==> design/flow/design.v <==
module PE (
	in_a,
	in_b,
	out_c
);
input	[15:0] in_a;  
input	[15:0] in_b;  
output	[9:0] out_c;
wire    [7:0] psum_l0[3:0];  
wire    [8:0] psum_l1[1:0];
assign psum_l0[0] = in_a[ 3: 0] * in_b[ 3: 0];   
assign psum_l0[1] = in_a[ 7: 4] * in_b[ 7: 4];
assign psum_l0[2] = in_a[11: 8] * in_b[11: 8];
assign psum_l0[3] = in_a[15:12] * in_b[15:12];
assign psum_l1[0] = psum_l0[0] + psum_l0[1];     
assign psum_l1[1] = psum_l0[2] + psum_l0[3];
assign out_c = psum_l1[0] + psum_l1[1];          
endmodule
module Bitblade (
	mode,
	in_a,
	in_b,
    out_c
);
input	mode;
input   [63:0] in_a;
input   [63:0] in_b;
output  [17:0] out_c;
wire    [15:0] pe_in_a[3:0];
wire    [15:0] pe_in_b[3:0];
wire    [ 9:0] pe_out_c[3:0];
wire	[31:0] aw, ax, ay, az;
wire	[31:0] bw, bx, by, bz;
assign aw = {in_a[60+4-1:60], in_a[52+4-1:52], in_a[44+4-1:44], in_a[36+4-1:36]};
assign ax = {in_a[56+4-1:56], in_a[48+4-1:48], in_a[40+4-1:40], in_a[32+4-1:32]};
assign ay = {in_a[28+4-1:28], in_a[20+4-1:20], in_a[12+4-1:12], in_a[ 4+4-1: 4]};
assign az = {in_a[24+4-1:24], in_a[16+4-1:16], in_a[ 8+4-1: 8], in_a[ 0+4-1: 0]};
assign bw = {in_b[60+4-1:60], in_b[52+4-1:52], in_b[44+4-1:44], in_b[36+4-1:36]};
assign bx = {in_b[56+4-1:56], in_b[48+4-1:48], in_b[40+4-1:40], in_b[32+4-1:32]};
assign by = {in_b[28+4-1:28], in_b[20+4-1:20], in_b[12+4-1:12], in_b[ 4+4-1: 4]};
assign bz = {in_b[24+4-1:24], in_b[16+4-1:16], in_b[ 8+4-1: 8], in_b[ 0+4-1: 0]};
assign pe_in_a[0] = (mode) ? aw : ay;
assign pe_in_a[1] = (mode) ? ax : az;
assign pe_in_a[2] = ay;
assign pe_in_a[3] = az;
assign pe_in_b[0] = (mode) ? bw : by;
assign pe_in_b[1] = (mode) ? bx : by;
assign pe_in_b[2] = (mode) ? by : bz;
assign pe_in_b[3] = bz;
PE pe0( .in_a(pe_in_a[0]), .in_b(pe_in_b[0]), .out_c(pe_out_c[0]));
PE pe1( .in_a(pe_in_a[1]), .in_b(pe_in_b[1]), .out_c(pe_out_c[1]));
PE pe2( .in_a(pe_in_a[2]), .in_b(pe_in_b[2]), .out_c(pe_out_c[2]));
PE pe3( .in_a(pe_in_a[3]), .in_b(pe_in_b[3]), .out_c(pe_out_c[3]));
assign out_c = (pe_out_c[0] << (mode ? 0 : 8)) + (pe_out_c[1] << (mode ? 0 : 4)) + (pe_out_c[2] << (mode ? 0 : 4)) + (pe_out_c[3] << (mode ? 0 : 0));
endmodule
module Cfu (
  input               cmd_valid,
  output              cmd_ready,
  input      [9:0]    cmd_payload_function_id,
  input      [31:0]   cmd_payload_inputs_0,
  input      [31:0]   cmd_payload_inputs_1,
  output reg          rsp_valid,
  input               rsp_ready,
  output reg [31:0]   rsp_payload_outputs_0,
  input               reset,
  input               clk
);
wire  [2:0] opcode;
wire  is_setting_mode, is_resetting_acc, is_accumlating, is_loading_upper;
reg         mode;  
reg   [31:0] upper_bitblade_in_a;
reg   [31:0] upper_bitblade_in_b;
wire  [63:0] bitblade_in_a;
wire  [63:0] bitblade_in_b;
wire  [31:0] bitblade_out_c;
assign opcode = cmd_payload_function_id[2:0];
assign is_setting_mode =  (cmd_valid) && (opcode == 0);
assign is_resetting_acc = (cmd_valid) && (opcode == 1);
assign is_loading_upper = (cmd_valid) && (opcode == 2);
assign is_accumlating =   (cmd_valid) && (opcode == 3);
always @(posedge clk) begin
  if (reset)
    mode <= 0;  
  else if (is_setting_mode)
    mode <= cmd_payload_function_id[3];
end
assign cmd_ready = ~rsp_valid;
always @(posedge clk) begin
  if (reset)          rsp_valid <= 1'b0;
  else if (rsp_valid) rsp_valid <= ~rsp_ready;   
  else if (cmd_valid) rsp_valid <= 1'b1;         
end
always @(posedge clk) begin
  if (reset)
    rsp_payload_outputs_0 <= 32'b0;
  else if (is_resetting_acc)
    rsp_payload_outputs_0 <= 32'b0;
  else if (is_accumlating)
    rsp_payload_outputs_0 <= rsp_payload_outputs_0 + bitblade_out_c;
end
always @(posedge clk) begin
  if (reset)                  upper_bitblade_in_a <= 0;
  else if (is_loading_upper)  upper_bitblade_in_a <= cmd_payload_inputs_0;
end
always @(posedge clk) begin
  if (reset)                  upper_bitblade_in_b <= 0;
  else if (is_loading_upper)  upper_bitblade_in_b <= cmd_payload_inputs_1;
end
assign bitblade_in_a = {upper_bitblade_in_a, cmd_payload_inputs_0};
assign bitblade_in_b = {upper_bitblade_in_b, cmd_payload_inputs_1};
Bitblade bitblade(
  .mode(mode),
  .in_a(bitblade_in_a),
  .in_b(bitblade_in_b),
  .out_c(bitblade_out_c)
);
endmodule
==> design/flow/run.sh <==
#!/bin/bash
# the make line also repeats each setting of config.mk as NAME=value (left out here)
make -C /OpenROAD-flow-scripts/flow DESIGN_CONFIG=/design/flow/config.mk WORK_HOME=/design/flow/orfs CLKGATE_MAP_FILE= finish
==> design/flow/config.mk <==
export PLATFORM = sky130hd
export DESIGN_NAME = Cfu
export DESIGN_NICKNAME = Cfu
export VERILOG_FILES = /design/flow/design.v
export SDC_FILE = /design/flow/constraint.sdc
export NUM_CORES = 4
export LEC_CHECK = 0
export CAP_MARGIN = 20
export CORE_MARGIN = 2
export CORE_UTILIZATION = 72
export CTS_CLUSTER_DIAMETER = 398
export CTS_CLUSTER_SIZE = 100
export PLACE_DENSITY = 0.38
export SETUP_SLACK_MARGIN = -0.7
export SLEW_MARGIN = 20
==> design/flow/constraint.sdc <==
create_clock -name core_clock -period 7.53 [get_ports {clk}]
set_input_delay 1.5060 -clock core_clock [delete_from_list [all_inputs] [get_ports {clk}]]
set_output_delay 1.5060 -clock core_clock [all_outputs]
set_load 0.01 [all_outputs]
==> results.txt, run 1 <==
yosys + openroad results -> height of the chip 153.2 um, main flop type dfxtp_1, XOR/XNOR Area Share 2.294%, pre-CTS setup slack -5.454 ns, hpwl dp 49.09 mm, Syn. warnings 4, error msg [ERROR DPL-0033] detailed placement checks failed during check placement., Area leader share 27.84%, Synth Area in Adders 43.91%, Post-synth seq share 12.23%, Yosys chip area 16040 um^2, syn nets 2316, Top logic family adder cells, mux share 1.490%, Placed Area 20030 um^2, Synth Area per Inst 8.864 um^2, # port buffers 105, top post-synthesis cells by count 305 x inv_1, 227 x nand2_1, 223 x fa_1, 206 x ha_1, 119 x a21oi_1, Die X 153.2 um, number of enable flip-flop cells 0, ys async rst share 0%, yosys simple share 14.75%, count of cell types in the netlist 63, aoi share 16.38%, yosys cell count 1809, synthesized area 16040 um^2, Starting Density 73.48%, Post-synth regs 98, I/O pin count 112, Synth Instances 1809, Placer Congestion 1.083, Exit stage 4_1_cts, status stopped before the end, DIE AREA 23480 um^2, row count 54, post-synth top area cell fa_1, Cell area leaders fa_1 28%, ha_1 16%, dfxtp_1 12%, inv_1 7.1%, a32o_1 5.5%, Yosys top cell by instances inv_1, core footprint 21820 um^2
## metrics by stage
stage	hold WS, ns	cells	setup TNS, ns
3_3_place_gp	0.4658	2446	-133.34
2_1_floorplan	0.4741	1809	-98.39
3_5_place_dp	0.4753	2446	-144.10
==> run 2, diff against run 1 <==
Settings changed: ABC_AREA set to 1, CTS_CLUSTER_DIAMETER 398 to unset, CTS_CLUSTER_SIZE 100 to 15, HOLD_SLACK_MARGIN set to -0.09, MAX_ROUTING_LAYER set to met4, PLACE_DENSITY 0.38 to unset, PLACE_DENSITY_LB_ADDON set to 0.19, SETUP_SLACK_MARGIN -0.7 to unset, TNS_END_PERCENT set to 95.
Clock period 7.53 ns to 11.2 ns, I/O delays scaled along.
==> results.txt, run 2 <==
yosys + openroad results -> I/O pin count 112 (unchanged), Yosys top cell by instances nand2_1, Starting Density 73.47% (about the same), ys async rst share 0% (unchanged), Die X 156 um (+1.8%), Top logic family adder cells, post-synth top area cell fa_1, Clock Sinks 98, aoi share 6.070% (-10 points), Synth Area per Inst 7.204 um^2 (-19%), yosys cell count 2309 (+28%), yosys simple share 23.62% (+8.9 points), post-cts hold buffer count 0, synthesized area 16630 um^2 (+3.7%), Synth Area in Adders 42.33% (-1.6 points), height of the chip 156 um (+1.8%), deepest clock path buffer count 2, Area leader share 26.84% (-1.0 points), main flop type dfxtp_1, top post-synthesis cells by count 695 x nand2_1, 538 x inv_1, 223 x fa_1, 206 x ha_1, 127 x nor2_1, Post-Place Cells 2919 (+19%), core footprint 22640 um^2 (+3.7%), number of enable flip-flop cells 0 (unchanged), TritonCTS buffer count 9, Tot GR Track Use 97.00%, count of cell types in the netlist 42 (-33%), row count 55 (+1.9%), syn nets 2816 (+22%), htree depth 3, Root Buffer clkbuf_16, hpwl dp 44.63 mm (-9.1%), Post-synth regs 98 (unchanged), Post-synth seq share 11.79% (-0.44 points), DIE AREA 24340 um^2 (+3.6%), Syn. warnings 4 (unchanged), Placer Congestion 1.053 (-2.8%), Cell area leaders fa_1 27%, nand2_1 16%, ha_1 15%, inv_1 12%, dfxtp_1 12%, status stopped before the end, Exit stage 5_1_grt, error msg [ERROR GRT-0232] Routing congestion too high. Check the congestion heatmap in the GUI., # port buffers 105 (unchanged), Synth Instances 2309 (+28%), grt ovf 1610, Yosys chip area 16630 um^2 (+3.7%), mux share 0.7221% (-0.77 points), XOR/XNOR Area Share 1.843% (-0.45 points)
==> run 2: layer usage <==
metal	GRT overflow	track usage, %
met1	15	85.09
met5	-	-
met2	1200	123.1
met3	19	71.08
met4	376	112.1
==> run 2: metrics by stage <==
stage	hold WS [ns]	area [um^2]	setup WS [ns]
3_3_place_gp	0.4480	20010	-1.419
3_5_place_dp	0.4559	20010	-1.818
2_1_floorplan	0.4401	16810	-0.05863
4_1_cts	0.4670	21280	-0.6360
==> run 2: timing repair <==
| item | 4_1_cts |
|---|---|
| setup buffers | 35 |
| pin swaps | 142 |
| resized | 368 |
| setup endpoints to repair | 29 |
==> run 3, diff against run 2 <==
Settings changed: CELL_PAD_IN_SITES_DETAIL_PLACEMENT set to 0, CELL_PAD_IN_SITES_GLOBAL_PLACEMENT set to 2, CORE_ASPECT_RATIO set to 1.4, CORE_MARGIN 2 to 7, CORE_UTILIZATION 72 to 19, CTS_CLUSTER_DIAMETER set to 113, CTS_CLUSTER_SIZE 15 to 45, GPL_ROUTABILITY_DRIVEN set to 1, GPL_TIMING_DRIVEN set to 0, HOLD_SLACK_MARGIN -0.09 to -0.02, MIN_ROUTING_LAYER set to met1, PLACE_DENSITY_LB_ADDON 0.19 to 0.08, SETUP_SLACK_MARGIN set to 1.67, SLEW_MARGIN 20 to 15, TNS_END_PERCENT 95 to unset.
Clock period 11.2 ns to 8.71 ns, I/O delays scaled along.
==> results.txt, run 3 <==
run metrics: Yosys top cell by instances nand2_1, deepest clock path buffer count 2 (unchanged), WP buf/inv 4, XOR/XNOR Area Share 1.843% (unchanged), Hold Slack 0.4664 ns, crit path capture rsp_payload_outputs_0[28]$_SDFFE_PP0P_, Hold Path End upper_bitblade_in_b[28]$_SDFFE_PP0P_, largest net degree at the start of global routing 20, Root Buffer clkbuf_16, Latency at later pin 0.41 ns, Yosys chip area 16630 um^2 (unchanged), Syn. warnings 4 (unchanged), yosys simple share 23.62% (unchanged), Post-synth seq share 11.79% (unchanged), Crit Path Category input port to flip-flop, Final Skew 0.02176 ns, CP endpoint kind flip-flop, critical-path maximum fanout 6, RSZ-0062 raised after global routing true, max incr delay on CP 0.62 ns, core footprint 86800 um^2 (+280%), Synth Area in Adders 42.33% (unchanged), final worst path period share 130.4%, synthesized area 16630 um^2 (unchanged), Starting Density 19.16% (-54 points), vias in the first global route 16315, grt ovf 0, drt initial violations 530, worst-margin pin slew 1.104 ns, Layout Area Growth over Synthesis 36.82%, aoi share 6.070% (unchanged), worst path arrival time 11.70 ns, Placed Area 19510 um^2 (-2.5%), Placer Congestion 0.8140 (-23%), DR DRC count 0, r2r setup slk -2.48 ns, mux share 0.7221% (unchanged), via count 14674, Cell area leaders fa_1 27%, nand2_1 16%, ha_1 15%, inv_1 12%, dfxtp_1 12%, initial antenna violation count 1, non-filler cells, final 3690, CP delay by family, top adder cells, Final #Nets 3021, critical path depth 41, fin. max-slew vios 0, Die X 264.1 um (+69%), ys async rst share 0% (unchanged), Setup WS post-layout -2.649 ns, Layout Check Fails negative setup slack, status complete, but fails checks, # port buffers 105 (unchanged), Worst R2R Start mode$_SDFFE_PP0P_, Synth Instances 2309 (unchanged), final hold vios 0, post-cts hold buffer count 0 (unchanged), Worst R2R Path Depth 43, Max Freq 88.04 MHz, yosys cell count 2309 (unchanged), Worst slew margin 26.43%, row count 128 (+130%), post-route ant nets 0, slowest stage cell, crit path fa_2, Synth Area per Inst 7.204 um^2 (unchanged), final WL 71.14 mm, htree depth 3 (unchanged), first-pass GRT wire length 106.5 mm, Area leader share 26.84% (unchanged), hpwl dp 61.19 mm (+37%), Setup crit start cmd_payload_inputs_1[26], count of cell types in the netlist 42 (unchanged), fill cell count 9738, WP data required 9.05 ns, WL/cell 19.28 um, DIE AREA 96150 um^2 (+300%), worst reg2reg path endpoint rsp_payload_outputs_0[28]$_SDFFE_PP0P_, crit path launch type input port, number of enable flip-flop cells 0 (unchanged), endpoints failing setup 29, TritonCTS buffer count 9 (unchanged), height of the chip 364.1 um (+130%), top post-synthesis cells by count 695 x nand2_1, 538 x inv_1, 223 x fa_1, 206 x ha_1, 127 x nor2_1, TritonCTS clock tree done, main flop type dfxtp_1, min Tclk post-route 11.36 ns, type of the worst min-delay path flip-flop to flip-flop, max-cap violation count 0, CTS clk-pin slew, worst paths 0.09 ns, syn nets 2816 (unchanged), hold path startpoint upper_bitblade_in_b[28]$_SDFFE_PP0P_, Post-Place Cells 3585 (+23%), hold path depth 2, Pre-antenna DRT Iters 5, tool warnings 40, final core occ 26.22%, Clock Sinks 98 (unchanged), finished layout cell area 22760 um^2, I/O pin count 112 (unchanged), Top cell by count, worst path fa_1, Top logic family adder cells, Via density 3.977, Post-synth regs 98 (unchanged), post-synth top area cell fa_1, Tot GR Track Use 15.37%
[run 3: final cells by class]
cell class | count | area (um^2) | share of cell area, %
timing repair buffer | 194 | 1821 | 7.999
sequential | 98 | 1962 | 8.620
inverter | 545 | 2073 | 9.109
multi-input combinational | 1618 | 14910 | 65.53
buffer | 48 | 227.7 | 1.001
tap | 1170 | 1464 | 6.432
antenna | 1 | 2.502 | 0.01100
clock inverter | 7 | 70.07 | 0.3079
clock buffer | 9 | 225.2 | 0.9896
[run 3: stage by stage]
step / worst slack [ns] / setup TNS, ns
after floorplan: -2.042 / -53.03
after global placement: -5.140 / -136.32
after detailed placement: -5.113 / -135.10
after CTS: -2.688 / -70.03
after global routing: -2.966 / -77.79
final: -2.649 / -68.57
[run 3: timing repair]
item / 4_1_cts / 5_1_grt
gates resized: 651 / 206
pin swaps: 130 / 161
setup endpoints to repair: 31 / 31
cloned: 0 / 0
buffers inserted: 58 / 29
[run 3: per-layer routing]
layer | share of wire [%] | vias up | track usage (%)
met5 | 0 | - | -
met4 | 1.9 | 0 | 2.949
met3 | 2.1 | 50 | 1.646
met2 | 56 | 166 | 29.99
met1 | 40 | 7161 | 16.80
li1 | - | 7297 | -
==> run 4, diff against run 3 <==
Settings changed: ABC_AREA 1 to unset, CELL_PAD_IN_SITES_DETAIL_PLACEMENT 0 to unset, CELL_PAD_IN_SITES_GLOBAL_PLACEMENT 2 to unset, CORE_ASPECT_RATIO 1.4 to unset, CORE_MARGIN 7 to 2, CORE_UTILIZATION 19 to 72, CTS_CLUSTER_DIAMETER 113 to 398, CTS_CLUSTER_SIZE 45 to 100, GPL_ROUTABILITY_DRIVEN 1 to unset, GPL_TIMING_DRIVEN 0 to unset, HOLD_SLACK_MARGIN -0.02 to unset, MAX_ROUTING_LAYER met4 to unset, MIN_ROUTING_LAYER met1 to unset, PLACE_DENSITY set to 0.38, PLACE_DENSITY_LB_ADDON 0.08 to unset, SETUP_SLACK_MARGIN 1.67 to -0.7, SLEW_MARGIN 15 to 20.
Clock period 8.71 ns to 7.25 ns, I/O delays scaled along.
==> results.txt, run 4 <==
yosys + openroad results -> Synth Area per Inst 8.864 um^2 (+23%), Post-synth seq share 12.23% (+0.44 points), Yosys chip area 16040 um^2 (-3.6%), status stopped before the end, Die X 153.2 um (-42%), hpwl dp 49.62 mm (-19%), Root Buffer clkbuf_16, XOR/XNOR Area Share 2.294% (+0.45 points), Post-synth regs 98 (unchanged), deepest clock path buffer count 2 (unchanged), mux share 1.490% (+0.77 points), Post-Place Cells 2443 (-32%), pre-CTS setup slack -5.800 ns (-0.6872 ns), aoi share 16.38% (+10 points), row count 54 (-58%), Placer Congestion 1.034 (+27%), I/O pin count 112 (unchanged), Syn. warnings 4 (unchanged), Placed Area 20010 um^2 (+2.6%), main flop type dfxtp_1, ys async rst share 0% (unchanged), Starting Density 73.48% (+54 points), top post-synthesis cells by count 305 x inv_1, 227 x nand2_1, 223 x fa_1, 206 x ha_1, 119 x a21oi_1, count of cell types in the netlist 63 (+50%), syn nets 2316 (-18%), TritonCTS buffer count 9 (unchanged), Yosys top cell by instances inv_1, Tot GR Track Use 89.67%, grt ovf 571, post-synth top area cell fa_1, yosys cell count 1809 (-22%), Synth Instances 1809 (-22%), Clock Sinks 98 (unchanged), Area leader share 27.84% (+1.0 points), Synth Area in Adders 43.91% (+1.6 points), height of the chip 153.2 um (-58%), htree depth 3 (unchanged), yosys simple share 14.75% (-8.9 points), # port buffers 105 (unchanged), Cell area leaders fa_1 28%, ha_1 16%, dfxtp_1 12%, inv_1 7.1%, a32o_1 5.5%, number of enable flip-flop cells 0 (unchanged), error msg [ERROR GRT-0116] Global routing finished with congestion. Check the congestion regions in the DRC Viewer., core footprint 21820 um^2 (-75%), Top logic family adder cells, Exit stage 5_1_grt, DIE AREA 23480 um^2 (-76%), synthesized area 16040 um^2 (-3.6%)
run 4: routing by layer:
metal / GRT overflow / GRT usage [%]
met2: 345 / 104.3
met4: 206 / 96.34
met5: 0 / 41.41
met3: 10 / 78.14
met1: 10 / 85.97
run 4: repair_timing:
action	CTS
pin swaps	149
buffers inserted	38
endpoints found under the setup margin	30
gates resized	393
hold buffers	0
run 4: metrics by stage:
stage	setup TNS, ns	hold slack [ns]
floorplan	-105.11	0.4741
global placement	-139.99	0.4649
detailed placement	-151.29	0.4797
CTS	-121.36	0.4838
==> run 5, diff against run 4 <==
Settings changed: ABC_AREA set to 1, CAP_MARGIN 20 to 40, CORE_UTILIZATION 72 to 40, CTS_CLUSTER_DIAMETER 398 to unset, CTS_CLUSTER_SIZE 100 to 14, PLACE_DENSITY 0.38 to unset, SETUP_SLACK_MARGIN -0.7 to -0.8.
Clock period 7.25 ns to 13.5 ns, I/O delays scaled along.
==> results.txt, run 5 <==
run metrics: status no timing/DRC/antenna violations, Via density 4.792, slowest stage cell, crit path mux2i_1, XOR/XNOR Area Share 1.843% (-0.45 points), main flop type dfxtp_1, Clock Sinks 98 (unchanged), hold path startpoint upper_bitblade_in_a[10]$_SDFFE_PP0P_, CP endpoint kind flip-flop, final WL 46.52 mm, via count 14543, Post-synth regs 98 (unchanged), top post-synthesis cells by count 695 x nand2_1, 538 x inv_1, 223 x fa_1, 206 x ha_1, 127 x nor2_1, worst path arrival time 13.49 ns, Post-synth seq share 11.79% (-0.44 points), worst reg2reg path endpoint rsp_payload_outputs_0[22]$_SDFFE_PP0P_, I/O pin count 112 (unchanged), drt initial violations 957, post-route ant nets 0, Worst R2R Start mode$_SDFFE_PP0P_, yosys cell count 2309 (+28%), crit path launch type input port, Tot GR Track Use 22.16%, Worst slew margin 45.15%, diode count 0, Synth Area in Adders 42.33% (-1.6 points), Yosys chip area 16630 um^2 (+3.7%), max incr delay on CP 0.59 ns, Top logic family adder cells, worst-margin pin slew 0.8228 ns, yosys simple share 23.62% (+8.9 points), synthesized area 16630 um^2 (+3.7%), endpoints failing setup 0, Starting Density 40.65% (-33 points), core footprint 40920 um^2 (+88%), tool warnings 37, Yosys top cell by instances nand2_1, count of cell types in the netlist 42 (-33%), fill cell count 4244, Worst R2R Path Depth 43, Synth Area per Inst 7.204 um^2 (-19%), Pre-antenna DRT Iters 5, vias in the first global route 14719, final hold vios 0, Synth Instances 2309 (+28%), number of setup buffers added after CTS 0 (-100%), DR DRC count 0, type of the worst min-delay path flip-flop to flip-flop, Layout Area Growth over Synthesis 16.37%, r2r setup slk 1.71 ns, first-pass GRT wire length 75.77 mm, TritonCTS clock tree done, aoi share 6.070% (-10 points), mux share 0.7221% (-0.77 points), WP data required 13.77 ns, min Tclk post-route 13.21 ns, post-synth top area cell fa_1, max-cap violation count 0, row count 74 (+37%), Area leader share 26.84% (-1.0 points), height of the chip 207.9 um (+36%), htree depth 3 (unchanged), initial antenna violation count 0, final core occ 47.30%, deepest clock path buffer count 2 (unchanged), syn nets 2816 (+22%), crit path capture rsp_payload_outputs_0[22]$_SDFFE_PP0P_, Root Buffer clkbuf_16, WP buf/inv 5, Resize count post-CTS 0 (-100%), Hold Slack 0.4626 ns, Hold Path End upper_bitblade_in_a[10]$_SDFFE_PP0P_, Placer Congestion 0.9356 (-9.5%), Die X 207.9 um (+36%), DIE AREA 43230 um^2 (+84%), fin. max-slew vios 0, Setup crit start cmd_payload_inputs_1[16], critical path depth 43, hpwl dp 39.95 mm (-19%), hold path depth 2, # port buffers 105 (unchanged), TritonCTS buffer count 9 (unchanged), Final Skew 0.007616 ns, Cell area leaders fa_1 27%, nand2_1 16%, ha_1 15%, inv_1 12%, dfxtp_1 12%, Max Freq 75.67 MHz, ys async rst share 0% (unchanged), final worst path period share 97.89%, Latency at later pin 0.39 ns, grt ovf 0, CP delay by family, top adder cells, Final #Nets 3005, critical-path maximum fanout 4, WL/cell 15.33 um, number of enable flip-flop cells 0 (unchanged), post-cts hold buffer count 0 (unchanged), CTS clk-pin slew, worst paths 0.07 ns, Crit Path Category input port to flip-flop, Syn. warnings 4 (unchanged), largest net degree at the start of global routing 82
run 5: per-stage QoR:
step	area (um^2)	instances	TNS (ns)	setup WS (ns)
after floorplan	16630	2309	0	1.390
after global placement	19020	3016	0	0.02711
final	19360	3035	0	0.2855
after CTS	19320	3033	0	0.3273
after detailed placement	19040	3017	-0.1082	-0.03809
after global routing	19360	3035	-6.711	-0.4127
run 5: cell type report:
type	count	area (um^2)	area share, %
multi-input cells	1618	12410	64.09
inverters	545	2046	10.57
clock buffers	13	260.3	1.344
clock inverters	3	22.52	0.1163
well taps	532	665.6	3.438
repair buffers	226	1992	10.29
flip-flops and latches	98	1966	10.15
run 5: metal layers:
layer  wire (um)  vias up  track usage [%]
met5           0        -                0
li1            -     7269                -
met4        1138        0            6.359
met1       21700     6951            30.25
met3        1745       40            2.898
met2       21940      283            36.77
==> run 6, diff against run 5 <==
Settings changed: CAP_MARGIN 40 to 20, CELL_PAD_IN_SITES_DETAIL_PLACEMENT set to 2, CELL_PAD_IN_SITES_GLOBAL_PLACEMENT set to 1, CORE_ASPECT_RATIO set to 1.4, CORE_MARGIN 2 to 7, CORE_UTILIZATION 40 to 19, CTS_CLUSTER_DIAMETER set to 113, CTS_CLUSTER_SIZE 14 to 45, GPL_ROUTABILITY_DRIVEN set to 1, GPL_TIMING_DRIVEN set to 0, HOLD_SLACK_MARGIN set to -0.02, MAX_ROUTING_LAYER set to met5, MIN_ROUTING_LAYER set to met1, PLACE_DENSITY_LB_ADDON set to 0.22, SETUP_SLACK_MARGIN -0.8 to unset, SLEW_MARGIN 20 to 15.
Clock period 13.5 ns to 8.71 ns, I/O delays scaled along.
==> results.txt, run 6 <==
run metrics: Setup crit start cmd_payload_inputs_1[5], hold path depth 2 (unchanged), CP delay by family, top adder cells, Final #Nets 3054 (+1.6%), CP endpoint kind flip-flop, Max Freq 88.55 MHz, TritonCTS clock tree done, CTS clk-pin slew, worst paths 0.10 ns (+0.03 ns), fin. max-slew vios 0 (unchanged), Syn. warnings 4 (unchanged), mux share 0.7221% (unchanged), met2 GRT Util 29.59% (-7.2 points), crit path capture rsp_payload_outputs_0[15]$_SDFFE_PP0P_, non-filler cells, final 3723 (+23%), count of cell types in the netlist 42 (unchanged), Worst R2R Path Depth 52 (+21%), Via density 4.179 (-13%), critical path depth 48 (+12%), main flop type dfxtp_1, Starting Density 19.16% (-21 points), I/O pin count 112 (unchanged), synthesized area 16630 um^2 (unchanged), Top cell by count, worst path fa_1, WL/cell 19.16 um (+25%), Post-synth seq share 11.79% (unchanged), drt initial violations 350 (-63%), Top logic family adder cells, yosys cell count 2309 (unchanged), Final Skew 0.02058 ns (+0.01296 ns), TritonCTS buffer count 9 (unchanged), Die X 264.1 um (+27%), Root Buffer clkbuf_16, Placed Area 19470 um^2 (+2.3%), initial antenna violation count 1 (+1), Hold Slack 0.4767 ns (+0.01410 ns), XOR/XNOR Area Share 1.843% (unchanged), RSZ-0062 raised after global routing true, DIE AREA 96150 um^2 (+120%), row count 128 (+73%), Worst R2R Start mode$_SDFFE_PP0P_, Tot GR Track Use 15.00% (-7.2 points), height of the chip 364.1 um (+75%), DR DRC count 0 (unchanged), busiest grt layer met2, top post-synthesis cells by count 695 x nand2_1, 538 x inv_1, 223 x fa_1, 206 x ha_1, 127 x nor2_1, Synth Area in Adders 42.33% (unchanged), Synth Area per Inst 7.204 um^2 (unchanged), Placer Congestion 0.8524 (-8.9%), Pre-antenna DRT Iters 4 (-1), max-cap violation count 0 (unchanged), grt met1 use 16.57% (-14 points), # port buffers 105 (unchanged), Area leader share 26.84% (unchanged), Layout Check Fails negative setup slack, yosys simple share 23.62% (unchanged), aoi share 6.070% (unchanged), Setup WS post-layout -2.583 ns (-2.868 ns), Worst slew margin 35.45% (-9.7 points), hold path startpoint upper_bitblade_in_b[26]$_SDFFE_PP0P_, Clock Sinks 98 (unchanged), endpoints failing setup 29 (+29), vias in the first global route 18737 (+27%), final hold vios 0 (unchanged), final WL 71.34 mm (+53%), deepest clock path buffer count 2 (unchanged), r2r setup slk -2.48 ns (-4.19 ns), worst path arrival time 11.59 ns (-1.90 ns), Yosys top cell by instances nand2_1, hpwl dp 60.08 mm (+50%), Post-Place Cells 3584 (+19%), post-cts hold buffer count 0 (unchanged), number of enable flip-flop cells 0 (unchanged), largest net degree at the start of global routing 21 (-74%), WP buf/inv 9 (+4), Latency at later pin 0.41 ns (+0.02 ns), min Tclk post-route 11.29 ns, Yosys chip area 16630 um^2 (unchanged), fill cell count 10049 (+140%), finished layout cell area 22880 um^2 (+18%), grt ovf 0 (unchanged), first-pass GRT wire length 111.4 mm (+47%), critical-path maximum fanout 5 (+1), Post-synth regs 98 (unchanged), setup TNS -66.47 ns (-66.47 ns), htree depth 3 (unchanged), ys async rst share 0% (unchanged), worst reg2reg path endpoint rsp_payload_outputs_0[15]$_SDFFE_PP0P_, worst-margin pin slew 0.9683 ns (+0.1455 ns), crit path launch type input port, syn nets 2816 (unchanged), status complete, but fails checks, post-synth top area cell fa_1, type of the worst min-delay path flip-flop to flip-flop, Layout Area Growth over Synthesis 37.53%, post-route ant nets 0 (unchanged), core footprint 86800 um^2 (+110%), via count 15560 (+7.0%), WP data required 9.01 ns (-4.76 ns), max incr delay on CP 0.62 ns (+0.03 ns), final worst path period share 129.7% (+32 points), Crit Path Category input port to flip-flop, slowest stage cell, crit path fa_2, tool warnings 40 (+8.1%), met3 track demand over resource 1.538% (-1.4 points), Synth Instances 2309 (unchanged), Cell area leaders fa_1 27%, nand2_1 16%, ha_1 15%, inv_1 12%, dfxtp_1 12%, Hold Path End upper_bitblade_in_b[26]$_SDFFE_PP0P_
[run 6: through the flow]
step           utilization (%)  setup WS [ns]
2_1_floorplan                -         -2.042
6_report                 26.35         -2.583
3_5_place_dp             22.43         -4.507
5_1_grt                  26.35         -2.904
3_3_place_gp             22.43         -4.416
4_1_cts                  25.76         -2.537
[run 6: repair_timing]
action,4_1_cts,5_1_grt
pin swaps,194,82
resized,747,98
endpoints found under the setup margin,30,30
endpoints found under the hold margin,0,0
buffers inserted,108,16
[run 6: area by class of cell]
class	instances	area, um^2	share of cell area, %
sequential	98	1962	8.576
inverter	545	2058	8.997
tap	1170	1464	6.399
antenna	1	2.502	0.01094
buffer	48	234.0	1.023
clock inverter	7	81.33	0.3555
clock buffer	9	225.2	0.9845
multi-input combinational	1618	14740	64.42
timing repair buffer	227	2112	9.232
[run 6: layer usage]
layer  up-vias  share of wire, %
met2       216                55
li1       7363                 -
met1      7909                39
met3        72               2.6
met5         -                 0
met4         0               3.7
==> run 7, diff against run 6 <==
Settings changed: CELL_PAD_IN_SITES_DETAIL_PLACEMENT 2 to unset, CELL_PAD_IN_SITES_GLOBAL_PLACEMENT 1 to unset, CORE_ASPECT_RATIO 1.4 to unset, CORE_MARGIN 7 to 2, CORE_UTILIZATION 19 to 71, CTS_CLUSTER_DIAMETER 113 to 208, CTS_CLUSTER_SIZE 45 to 10, GPL_ROUTABILITY_DRIVEN 1 to unset, GPL_TIMING_DRIVEN 0 to unset, HOLD_SLACK_MARGIN -0.02 to -0.09, MAX_ROUTING_LAYER met5 to unset, MIN_ROUTING_LAYER met1 to unset, PLACE_DENSITY_LB_ADDON 0.22 to 0.24, SLEW_MARGIN 15 to 20, TNS_END_PERCENT set to 5.
Clock period 8.71 ns to 13.7 ns, I/O delays scaled along.
==> results.txt, run 7 <==
run metrics: status no timing/DRC/antenna violations, worst-margin pin slew 0.9427 ns (-0.02561 ns), critical path depth 43 (-10%), slowest stage cell, crit path clkdlybuf4s50_1, drt initial violations 1264 (+260%), Starting Density 71.51% (+52 points), Cell area leaders fa_1 27%, nand2_1 16%, ha_1 15%, inv_1 12%, dfxtp_1 12%, type of the worst min-delay path flip-flop to flip-flop, via count 15094 (-3.0%), hold path startpoint upper_bitblade_in_a[10]$_SDFFE_PP0P_, Max Freq 75.26 MHz, Synth Area in Adders 42.33% (unchanged), critical-path maximum fanout 4 (-1), Yosys top cell by instances nand2_1, Placer Congestion 1.008 (+18%), CTS clk-pin slew, worst paths 0.07 ns (-0.03 ns), Hold Path End upper_bitblade_in_a[10]$_SDFFE_PP0P_, hpwl dp 38.64 mm (-36%), max incr delay on CP 0.67 ns (+0.05 ns), yosys cell count 2309 (unchanged), Post-Place Cells 2751 (-23%), Via density 5.451 (+30%), XOR/XNOR Area Share 1.843% (unchanged), crit path capture rsp_payload_outputs_0[19]$_SDFFE_PP0P_, Layout Area Growth over Synthesis 12.89%, Crit Path Category input port to flip-flop, max-cap violation count 0 (unchanged), DIE AREA 24670 um^2 (-74%), core footprint 23260 um^2 (-73%), top post-synthesis cells by count 695 x nand2_1, 538 x inv_1, 223 x fa_1, 206 x ha_1, 127 x nor2_1, TritonCTS clock tree done, Worst R2R Start mode$_SDFFE_PP0P_, Synth Area per Inst 7.204 um^2 (unchanged), DR DRC count 0 (unchanged), largest net degree at the start of global routing 86 (+310%), Tot GR Track Use 39.49% (+24 points), # port buffers 105 (unchanged), final hold vios 0 (unchanged), endpoints failing setup 0 (-100%), ys async rst share 0% (unchanged), Yosys chip area 16630 um^2 (unchanged), row count 56 (-56%), Post-synth seq share 11.79% (unchanged), tool warnings 37 (-7.5%), main flop type dfxtp_1, aoi share 6.070% (unchanged), worst reg2reg path endpoint rsp_payload_outputs_0[23]$_SDFFE_PP0P_, height of the chip 157.1 um (-57%), Placed Area 18360 um^2 (-5.7%), Pre-antenna DRT Iters 6 (+2), WP buf/inv 8 (-1), vias in the first global route 15153 (-19%), hold path depth 2 (unchanged), Die X 157.1 um (-41%), syn nets 2816 (unchanged), Worst slew margin 37.01% (+1.6 points), Final #Nets 2951 (-3.4%), TritonCTS buffer count 9 (unchanged), final worst path period share 96.99% (-33 points), WP data required 13.99 ns (+4.98 ns), I/O pin count 112 (unchanged), Syn. warnings 4 (unchanged), post-synth top area cell fa_1, post-cts hold buffer count 0 (unchanged), count of cell types in the netlist 42 (unchanged), yosys simple share 23.62% (unchanged), grt ovf 0 (unchanged), Area leader share 26.84% (unchanged), crit path launch type input port, Post-synth regs 98 (unchanged), first-pass GRT wire length 75.00 mm (-33%), non-filler cells, final 2769 (-26%), Top logic family adder cells, Root Buffer clkbuf_16, Top cell by count, worst path fa_1, post-route ant nets 0 (unchanged), Worst R2R Path Depth 47 (-9.6%), deepest clock path buffer count 2 (unchanged), Setup crit start cmd_payload_inputs_1[16], Latency at later pin 0.37 ns (-0.04 ns), synthesized area 16630 um^2 (unchanged), r2r setup slk 1.65 ns (+4.13 ns), Clock Sinks 98 (unchanged), Synth Instances 2309 (unchanged), fin. max-slew vios 0 (unchanged), CP delay by family, top adder cells, worst path arrival time 13.58 ns (+1.99 ns), Final Skew 0.01776 ns (-0.002815 ns), number of enable flip-flop cells 0 (unchanged), mux share 0.7221% (unchanged), htree depth 3 (unchanged), finished layout cell area 18780 um^2 (-18%), initial antenna violation count 1 (unchanged), WL/cell 16.98 um (-11%), min Tclk post-route 13.29 ns, final WL 47.03 mm (-34%), CP endpoint kind flip-flop
-- run 7: layout make-up --
| cell class | instances | area [um^2] |
|---|---|---|
| Antenna cell | 1 | 2.502 |
| Clock buffer | 9 | 225.2 |
| Clock inverter | 7 | 83.83 |
| Fill cell | 1697 | 4483 |
| Inverter | 545 | 2046 |
| Multi-Input combinational cell | 1618 | 12500 |
| Sequential cell | 98 | 1966 |
| Tap cell | 319 | 399.1 |
| Timing Repair Buffer | 172 | 1556 |
-- run 7: metrics by stage --
step	utilization (%)	TNS [ns]	hold slack [ns]	worst slack (ns)
floorplan	-	0	0.4401	1.550
global placement	78.92	0	0.4484	0.1827
detailed placement	78.92	-0.8175	0.4536	-0.1173
CTS	80.25	0	0.4647	0.2417
global route	80.73	-0.02623	0.4808	-0.02623
finish	80.73	0	0.4627	0.4120
-- run 7: layer usage --
metal  vias up  routed length (um)  global-route usage (%)
li1       7160                   -                       -
met1      7118               18190                   50.73
met2       665               21590                   63.39
met3       151                4062                   6.773
met4         0                3181                   22.60
met5         -                   0                       0
-- run 7: timing repair --
item	4_1_cts	5_1_grt
endpoints found under the setup margin	0	23
buffers inserted	0	1
gates resized	0	23
==> run 8, diff against run 7 <==
Settings changed: ABC_AREA 1 to unset, CAP_MARGIN 20 to 25, CELL_PAD_IN_SITES_GLOBAL_PLACEMENT set to 1, CORE_MARGIN 2 to 6, CORE_UTILIZATION 71 to 40, CTS_CLUSTER_DIAMETER 208 to 107, CTS_CLUSTER_SIZE 10 to 75, GPL_ROUTABILITY_DRIVEN set to 0, GPL_TIMING_DRIVEN set to 0, HOLD_SLACK_MARGIN -0.09 to unset, MAX_ROUTING_LAYER set to met4, PLACE_DENSITY_LB_ADDON 0.24 to unset, SETUP_SLACK_MARGIN set to 3.81, SLEW_MARGIN 20 to 15, TNS_END_PERCENT 5 to unset.
Clock period 13.7 ns to 15.6 ns, I/O delays scaled along.
==> results.txt, run 8 <==
run metrics: status no timing/DRC/antenna violations, post-route ant nets 0 (unchanged), WP buf/inv 6 (-2), min Tclk post-route 13.61 ns, hold path startpoint rsp_payload_outputs_0[0]$_SDFFE_PP0P_, CP endpoint kind flip-flop, main flop type dfxtp_1, yosys simple share 14.75% (-8.9 points), Max Freq 73.47 MHz, initial antenna violation count 0 (-1), grt ovf 0 (unchanged), vias in the first global route 14279 (-5.8%), diode count 0 (-1), crit path launch type input port, grt met1 use 37.09% (-14 points), mux share 1.490% (+0.77 points), TritonCTS buffer count 9 (unchanged), XOR/XNOR Area Share 2.294% (+0.45 points), fin. max-slew vios 0 (unchanged), I/O pin count 112 (unchanged), Root Buffer clkbuf_16, critical path depth 38 (-12%), endpoints failing setup 0 (unchanged), drt initial violations 944 (-25%), syn nets 2316 (-18%), Starting Density 41.01% (-30 points), post-cts hold buffer count 0 (unchanged), setup TNS 0 ns (unchanged), finished layout cell area 19530 um^2 (+4.0%), aoi share 16.38% (+10 points), worst-margin pin slew 1.071 ns (+0.1278 ns), Yosys top cell by instances inv_1, type of the worst min-delay path flip-flop to flip-flop, tool warnings 41 (+11%), number of enable flip-flop cells 0 (unchanged), Crit Path Category input port to flip-flop, htree depth 3 (unchanged), count of cell types in the netlist 63 (+50%), TritonCTS clock tree done, Worst R2R Start mode$_SDFFE_PP0P_, Worst R2R Path Depth 43 (-8.5%), worst path arrival time 13.92 ns (+0.34 ns), critical-path maximum fanout 5 (+1), Worst slew margin 28.63% (-8.4 points), post-synth top area cell fa_1, r2r setup slk 2.18 ns (+0.53 ns), row count 72 (+29%), Top cell by count, worst path fa_1, CP delay by family, top adder cells, WL/cell 23.12 um (+36%), Pre-antenna DRT Iters 7 (+1), Final Skew 0.01764 ns (-0.0001249 ns), Top logic family adder cells, Cell area leaders fa_1 28%, ha_1 16%, dfxtp_1 12%, inv_1 7.1%, a32o_1 5.5%, DR DRC count 0 (unchanged), yosys cell count 1809 (-22%), met3 track demand over resource 3.258% (-3.5 points), Syn. warnings 4 (unchanged), WP data required 15.91 ns (+1.92 ns), Post-synth regs 98 (unchanged), core footprint 39100 um^2 (+68%), Setup crit start cmd_payload_inputs_1[31], Placed Area 18000 um^2 (-2.0%), Via density 5.502 (+0.94%), RSZ-0062 raised after global routing true, height of the chip 212.2 um (+35%), final worst path period share 87.25% (-9.7 points), via count 13778 (-8.7%), ys async rst share 0% (unchanged), top post-synthesis cells by count 305 x inv_1, 227 x nand2_1, 223 x fa_1, 206 x ha_1, 119 x a21oi_1, final WL 57.90 mm (+23%), fill cell count 3799 (+120%), first-pass GRT wire length 87.31 mm (+16%), worst reg2reg path endpoint rsp_payload_outputs_0[30]$_SDFFE_PP0P_, Latency at later pin 0.39 ns (+0.02 ns), Synth Area in Adders 43.91% (+1.6 points), busiest grt layer met2, synthesized area 16040 um^2 (-3.6%), deepest clock path buffer count 2 (unchanged), Clock Sinks 98 (unchanged), Yosys chip area 16040 um^2 (-3.6%), Post-synth seq share 12.23% (+0.44 points), Synth Area per Inst 8.864 um^2 (+23%), CTS clk-pin slew, worst paths 0.08 ns (about the same), hold path depth 2 (unchanged), hpwl dp 47.90 mm (+24%), max incr delay on CP 0.59 ns (-0.08 ns), Synth Instances 1809 (-22%), slowest stage cell, crit path fa_2, Area leader share 27.84% (+1.0 points), # port buffers 89 (-15%), largest net degree at the start of global routing 21 (-76%), Die X 212.2 um (+35%), Hold Path End rsp_payload_outputs_0[0]$_SDFFE_PP0P_, met2 GRT Util 40.36% (-23 points), max-cap violation count 0 (unchanged), Layout Area Growth over Synthesis 21.79%, DIE AREA 45040 um^2 (+83%), final hold vios 0 (unchanged), Tot GR Track Use 26.46% (-13 points), Final #Nets 2488 (-16%), crit path capture rsp_payload_outputs_0[30]$_SDFFE_PP0P_
==> run 8: area by class of cell <==
type | count | area, um^2 | share of cell area, %
buffer | 74 | 404.1 | 2.069
clock buffer | 9 | 225.2 | 1.153
clock inverter | 7 | 80.08 | 0.4100
inverter | 305 | 1145 | 5.862
multi-input combinational | 1332 | 13690 | 70.08
sequential | 98 | 1962 | 10.05
tap | 518 | 648.1 | 3.319
timing repair buffer | 161 | 1379 | 7.060
==> run 8: layer usage <==
layer  vias to the layer above  part of all wire [%]
li1                       6426                     -
met1                      6854                    47
met2                       411                    44
met3                        87                   4.9
met4                         0                   3.4
met5                         -                     0
==> run 8: through the flow <==
| step | cells | setup WS, ns | hold WS, ns | util, % |
|---|---|---|---|---|
| final | 2504 | 1.989 | 0.4828 | 49.95 |
| after detailed placement | 2416 | 0.4194 | 0.4766 | 46.03 |
| after floorplan | 1809 | 2.408 | 0.4741 | - |
| after global placement | 2416 | 0.3527 | 0.4692 | 46.03 |
| after CTS | 2480 | 1.982 | 0.4876 | 48.98 |
| after global routing | 2504 | 1.648 | 0.5120 | 49.95 |
==> run 8: what timing repair did <==
action                     in CTS  in global routing
cloned                          1                  0
setup endpoints to repair      29                 28
gates resized                 289                 80
buffers inserted               47                 24
pin swaps                      65                 56
==> run 9, diff against run 8 <==
Settings changed: CAP_MARGIN 25 to 20, CORE_MARGIN 6 to 3, CORE_UTILIZATION 40 to 43, CTS_CLUSTER_DIAMETER 107 to 228, CTS_CLUSTER_SIZE 75 to unset, GPL_ROUTABILITY_DRIVEN 0 to unset, GPL_TIMING_DRIVEN 0 to 1, PLACE_DENSITY_LB_ADDON set to 0.3, SETUP_SLACK_MARGIN 3.81 to 0.41, SLEW_MARGIN 15 to 0.
Clock period 15.6 ns to 9.91 ns, I/O delays scaled along.
==> results.txt, run 9 <==
run metrics: slowest stage cell, crit path fa_2, main flop type dfxtp_1, Placed Area 20240 um^2 (+12%), Root Buffer clkbuf_16, fill cell count 3257 (-14%), Post-Place Cells 2638 (+9.2%), met3 track demand over resource 2.715% (-0.54 points), grt met1 use 43.23% (+6.1 points), grt ovf 0 (unchanged), hpwl dp 44.35 mm (-7.4%), logic area 14000 um^2 (+2.3%), ys async rst share 0% (unchanged), Latency at later pin 0.41 ns (+0.02 ns), deepest clock path buffer count 2 (unchanged), Worst R2R Path Depth 39 (-9.3%), max-cap violation count 0 (unchanged), Synth Area per Inst 8.864 um^2 (unchanged), height of the chip 199.1 um (-6.2%), via count 14844 (+7.7%), critical-path maximum fanout 6 (+1), Top logic family adder cells, row count 70 (-2.8%), yosys cell count 1809 (unchanged), number of enable flip-flop cells 0 (unchanged), Post-synth regs 98 (unchanged), hold path startpoint rsp_payload_outputs_0[9]$_SDFFE_PP0P_, Placer Congestion 1.092, crit path launch type input port, Max Freq 81.98 MHz, Worst slew margin 32.58% (+3.9 points), max incr delay on CP 0.62 ns (+0.03 ns), status complete, but fails checks, Final Skew 0.01291 ns (-0.004725 ns), Starting Density 43.70% (+2.7 points), critical path depth 38 (unchanged), Syn. warnings 4 (unchanged), I/O pin count 112 (unchanged), Hold Path End rsp_payload_outputs_0[9]$_SDFFE_PP0P_, busiest grt layer met1, aoi share 16.38% (unchanged), Via density 5.473 (-0.53%), Register Area 1966 um^2 (+0.19%), Tot GR Track Use 28.93% (+2.5 points), met2 GRT Util 42.46% (+2.1 points), finished layout cell area 21940 um^2 (+12%), Layout Check Fails negative setup slack, Worst R2R Start mode$_SDFFE_PP0P_, largest net degree at the start of global routing 70 (+230%), Synth Area in Adders 43.91% (unchanged), worst reg2reg path endpoint rsp_payload_outputs_0[28]$_SDFFE_PP0P_, final hold vios 0 (unchanged), yosys simple share 14.75% (unchanged), Cell area leaders fa_1 28%, ha_1 16%, dfxtp_1 12%, inv_1 7.1%, a32o_1 5.5%, syn nets 2316 (unchanged), r2r setup slk -1.43 ns (-3.61 ns), min Tclk post-route 12.20 ns, worst path arrival time 12.54 ns (-1.38 ns), vias in the first global route 14847 (+4.0%), Final #Nets 2746 (+10%), final WL 54.88 mm (-5.2%), Setup WS post-layout -2.287 ns (-4.277 ns), htree depth 3 (unchanged), Area leader share 27.84% (unchanged), DIE AREA 39640 um^2 (-12%), Top cell by count, worst path fa_1, Crit Path Category input port to flip-flop, WP buf/inv 6 (unchanged), non-filler cells, final 2712 (+8.3%), TritonCTS clock tree done, drt initial violations 1209 (+28%), final worst path period share 123.1% (+36 points), endpoints failing setup 29 (+29), Die X 199.1 um (-6.2%), CTS clk-pin slew, worst paths 0.09 ns (about the same), XOR/XNOR Area Share 2.294% (unchanged), Pre-antenna DRT Iters 6 (-1), WP data required 10.25 ns (-5.66 ns), Clock Sinks 98 (unchanged), Hold Slack 0.4862 ns (+0.003394 ns), post-synth top area cell fa_1, worst-margin pin slew 1.009 ns (-0.06160 ns), type of the worst min-delay path flip-flop to flip-flop, first-pass GRT wire length 85.42 mm (-2.2%), mux share 1.490% (unchanged), WL/cell 20.24 um (-12%), post-cts hold buffer count 0 (unchanged), Yosys chip area 16040 um^2 (unchanged), initial antenna violation count 0 (unchanged), crit path capture rsp_payload_outputs_0[28]$_SDFFE_PP0P_, # port buffers 105 (+18%), Yosys top cell by instances inv_1, top post-synthesis cells by count 305 x inv_1, 227 x nand2_1, 223 x fa_1, 206 x ha_1, 119 x a21oi_1, Setup crit start cmd_payload_inputs_1[29], RSZ-0062 raised after global routing true, core footprint 36700 um^2 (-6.1%), fin. max-slew vios 0 (unchanged), Synth Instances 1809 (unchanged), Layout Area Growth over Synthesis 36.81%, tool warnings 40 (-2.4%), CP endpoint kind flip-flop, synthesized area 16040 um^2 (unchanged), TritonCTS buffer count 9 (unchanged), Post-synth seq share 12.23% (unchanged), count of cell types in the netlist 63 (unchanged), hold path depth 2 (unchanged), DR DRC count 0 (unchanged), diode count 0 (unchanged), CP delay by family, top adder cells, post-route ant nets 0 (unchanged)
[run 9: stage by stage]
step / utilization, % / setup slack, ns / setup TNS, ns
5_1_grt: 59.78 / -2.604 / -62.00
3_3_place_gp: 55.16 / -3.366 / -81.11
2_1_floorplan: - / -2.143 / -42.46
6_report: 59.78 / -2.287 / -54.16
3_5_place_dp: 55.16 / -3.447 / -81.66
4_1_cts: 58.38 / -2.175 / -48.70
[run 9: area by class of cell]
class	count	share of cell area, %
inverter	305	5.219
tap	468	2.669
multi-input combinational	1332	63.80
clock buffer	9	1.027
timing repair buffer	493	18.00
sequential	98	8.960
clock inverter	7	0.3251
[run 9: per-layer routing]
| layer | part of all wire (%) | wire length, um | up-vias |
|---|---|---|---|
| met1 | 48 | 26380 | 7375 |
| met4 | 2.0 | 1117 | 0 |
| met2 | 44 | 24250 | 488 |
| met5 | 0 | 0 | - |
| li1 | - | - | 6923 |
| met3 | 5.7 | 3138 | 58 |
[run 9: what timing repair did]
item	CTS	global route
setup endpoints to repair	30	30
gates cloned	1	0
resized	342	106
setup buffers	38	19
pin swaps	101	70
==> run 10, diff against run 9 <==
Settings changed: CELL_PAD_IN_SITES_GLOBAL_PLACEMENT 1 to 2, CORE_ASPECT_RATIO set to 1.68, CORE_MARGIN 3 to 2, CORE_UTILIZATION 43 to 68, CTS_CLUSTER_DIAMETER 228 to unset, CTS_CLUSTER_SIZE set to 54, MAX_ROUTING_LAYER met4 to met5, PLACE_DENSITY_LB_ADDON 0.3 to unset, SETUP_SLACK_MARGIN 0.41 to 1.91, SLEW_MARGIN 0 to 20.
Clock period 9.91 ns to 24.0 ns, I/O delays scaled along.
==> results.txt, run 10 <==
yosys + openroad results -> status stopped before the end, Exit stage 3_1_place_gp_skip_io, error msg [ERROR GPL-0301] Utilization 118.105 % exceeds 100%., row count 72 (+2.9%), Die X 122.5 um (-38%), Post-synth regs 98 (unchanged), main flop type dfxtp_1, Yosys chip area 16040 um^2 (unchanged), XOR/XNOR Area Share 2.294% (unchanged), Cell area leaders fa_1 28%, ha_1 16%, dfxtp_1 12%, inv_1 7.1%, a32o_1 5.5%, Post-synth seq share 12.23% (unchanged), post-synth top area cell fa_1, DIE AREA 24870 um^2 (-37%), count of cell types in the netlist 63 (unchanged), Synth Area per Inst 8.864 um^2 (unchanged), ys async rst share 0% (unchanged), Synth Instances 1809 (unchanged), Starting Density 69.53% (+26 points), syn nets 2316 (unchanged), Top logic family adder cells, mux share 1.490% (unchanged), top post-synthesis cells by count 305 x inv_1, 227 x nand2_1, 223 x fa_1, 206 x ha_1, 119 x a21oi_1, core footprint 23060 um^2 (-37%), aoi share 16.38% (unchanged), Syn. warnings 4 (unchanged), yosys simple share 14.75% (unchanged), height of the chip 203.0 um (+2.0%), number of enable flip-flop cells 0 (unchanged), Synth Area in Adders 43.91% (unchanged), synthesized area 16040 um^2 (unchanged), Yosys top cell by instances inv_1, yosys cell count 1809 (unchanged), Area leader share 27.84% (unchanged)
